==> trial 58 <==
Design pixel_sort_asc, start of the top module:
module pixel_sort_asc (
	 input clk, reset, soft_rst,
	 input enable, 
	 input      [15:0] Pixel_in1, Pixel_in2, Pixel_in3, Pixel_in4 , Pixel_in5 , Pixel_in6, Pixel_in7, Pixel_in8,
	 output reg [15:0] Pixel_out1, Pixel_out2, Pixel_out3, Pixel_out4 , Pixel_out5 , Pixel_out6, Pixel_out7, Pixel_out8,    output reg valid_out
);
integer i, j;
reg [15:0] array [1:8]; 
reg [15:0] temp;
reg [15:0] in1, in2, in3, in4, in5, in6, in7, in8;
always @(posedge clk)
 begin
 if (reset)
     begin
	  in1 <= 0;
	  in2 <= 0; 
	  in3 <= 0; 
	  in4 <=	0;
	  in5 <=	0; 
	  in6 <=	0; 
	  in7 <=	0; 
	  in8 <=	0; 
	  valid_out <= 0; 
		 Pixel_out1 <= 0;
		 Pixel_out2 <= 0;
		 Pixel_out3 <= 0;
		 Pixel_out4 <= 0;
		 Pixel_out5 <= 0;
		 Pixel_out6 <= 0;
		 Pixel_out7 <= 0;
		 Pixel_out8 <= 0; 
	  end 
	  else if(soft_rst)
		 begin 
	    in1 <=  0;
		 in2 <=  0; 
	    in3 <=  0; 
	    in4 <=	0;
	    in5 <=	0; 
	    in6 <=	0; 
	    in7 <=	0; 
	    in8 <=	0; 
	    valid_out <= 0; 
		 Pixel_out1 <= 0;
		 Pixel_out2 <= 0;
		 Pixel_out3 <= 0;
		 Pixel_out4 <= 0;
		 Pixel_out5 <= 0;
		 Pixel_out6 <= 0;
		 Pixel_out7 <= 0;
		 Pixel_out8 <= 0; 
       end
		 else  if(enable)
		 begin
       valid_out <= 1;
		in1<= Pixel_in1;
		in2<= Pixel_in2; 
		in3<= Pixel_in3; 
		in4<= Pixel_in4;  
		in5<=	Pixel_in5; 
		in6<=	Pixel_in6; 
		in7<=	Pixel_in7; 
		in8<=	Pixel_in8; 
		 Pixel_out1 <= array[8];
		 Pixel_out2 <= array[7];
		 Pixel_out3 <= array[6];
		 Pixel_out4 <= array[5];
		 Pixel_out5 <= array[4];
		 Pixel_out6 <= array[3];
		 Pixel_out7 <= array[2];
		 Pixel_out8 <= array[1];
	  	end
		 else begin
		 valid_out <= 0;
		 in1 <=  0;
		 in2 <=  0; 
	    in3 <=  0; 
	    in4 <=	0;
	    in5 <=	0; 
	    in6 <=	0; 
	    in7 <=	0; 
	    in8 <=	0; 
		 Pixel_out1 <= 0;
		 Pixel_out2 <= 0;
		 Pixel_out3 <= 0;
		 Pixel_out4 <= 0;
		 Pixel_out5 <= 0;
		 Pixel_out6 <= 0;
		 Pixel_out7 <= 0;
		 Pixel_out8 <= 0; 
       end	
 end 
 always @(*)
  begin
 if (reset)
     begin
  ...
Settings: LEC_CHECK=0, ABC_AREA=1, CAP_MARGIN=30, CELL_PAD_IN_SITES_DETAIL_PLACEMENT=1, CELL_PAD_IN_SITES_GLOBAL_PLACEMENT=0, CORE_ASPECT_RATIO=0.95, CORE_MARGIN=2, CORE_UTILIZATION=43, CTS_CLUSTER_DIAMETER=72, GPL_ROUTABILITY_DRIVEN=0, GPL_TIMING_DRIVEN=1, MAX_ROUTING_LAYER=met4, MIN_ROUTING_LAYER=met2, SETUP_SLACK_MARGIN=-0.91, SLEW_MARGIN=30, TNS_END_PERCENT=85; clock period 36.9 ns.
run.sh (not shown) runs the stock make flow with config.mk's settings and CLKGATE_MAP_FILE=.
==> trial 84 (differences from trial 58) <==
- ABC_AREA: 1 -> default
- CAP_MARGIN: 30 -> 20
- CELL_PAD_IN_SITES_DETAIL_PLACEMENT: 1 -> default
- CELL_PAD_IN_SITES_GLOBAL_PLACEMENT: 0 -> default
- CORE_ASPECT_RATIO: 0.95 -> default
- CORE_UTILIZATION: 43 -> 52
- CTS_CLUSTER_DIAMETER: 72 -> default
- GPL_ROUTABILITY_DRIVEN: 0 -> default
- GPL_TIMING_DRIVEN: 1 -> default
- MAX_ROUTING_LAYER: met4 -> default
- MIN_ROUTING_LAYER: met2 -> default
- SETUP_SLACK_MARGIN: -0.91 -> 1.0
- SLEW_MARGIN: 30 -> 20
- TNS_END_PERCENT: 85 -> default
==> flow/constraint.sdc (replaced) <==
create_clock -name core_clock -period 18.3 [get_ports {clk}]
set_input_delay 3.6600 -clock core_clock [delete_from_list [all_inputs] [get_ports {clk}]]
set_output_delay 3.6600 -clock core_clock [all_outputs]
set_load 0.01 [all_outputs]
==> notes <==
- Trial 58 finished clean. Trial 84 aborted during global routing (GRT-0116).
- Against trial 84, the synthesized cell count of trial 58 is higher by 10%.
- Of trial 84 and trial 58, trial 84 has the higher area after synthesis (gap 4.7%, measured against trial 58).
- Against trial 58, the die area of trial 84 is lower by 13%.
==> figures <==
Synthesized netlist cell count: trial 84 3,571; trial 58 3,936
Yosys simple share: trial 84 0.211; trial 58 0.319
Fa+ha+maj area frac: trial 84 0.202; trial 58 0.210
Yosys synthesis chip area: trial 84 0.0242 mm2; trial 58 0.0231 mm2
Synthesized area: trial 84 0.0242 mm2; trial 58 0.0231 mm2
Dpl ws: trial 84 -13.95 ns; trial 58 1.02 ns
Cell Rows: trial 84 79; trial 58 82
Synthesized netlist net count: trial 84 4,090; trial 58 4,455
Placement Cell Area: trial 84 0.0389 mm2; trial 58 0.0262 mm2
Register share after synthesis: trial 84 0.107; trial 58 0.112
Chip area: trial 84 0.0483 mm2; trial 58 0.0556 mm2
Core box area: trial 84 0.0463 mm2; trial 58 0.0529 mm2
Result of the run: trial 84 aborted with a tool error; trial 58 complete, no violations
Failing step: trial 84 global routing; trial 58 -
Vertical die dimension: trial 84 220 um; trial 58 230 um
MUX share of area: trial 84 0.0978; trial 58 0
Detailed placer's ending HPWL: trial 84 96,700 um; trial 58 74,200 um
Number of different library cells in the post-synthesis netlist: trial 84 100; trial 58 40
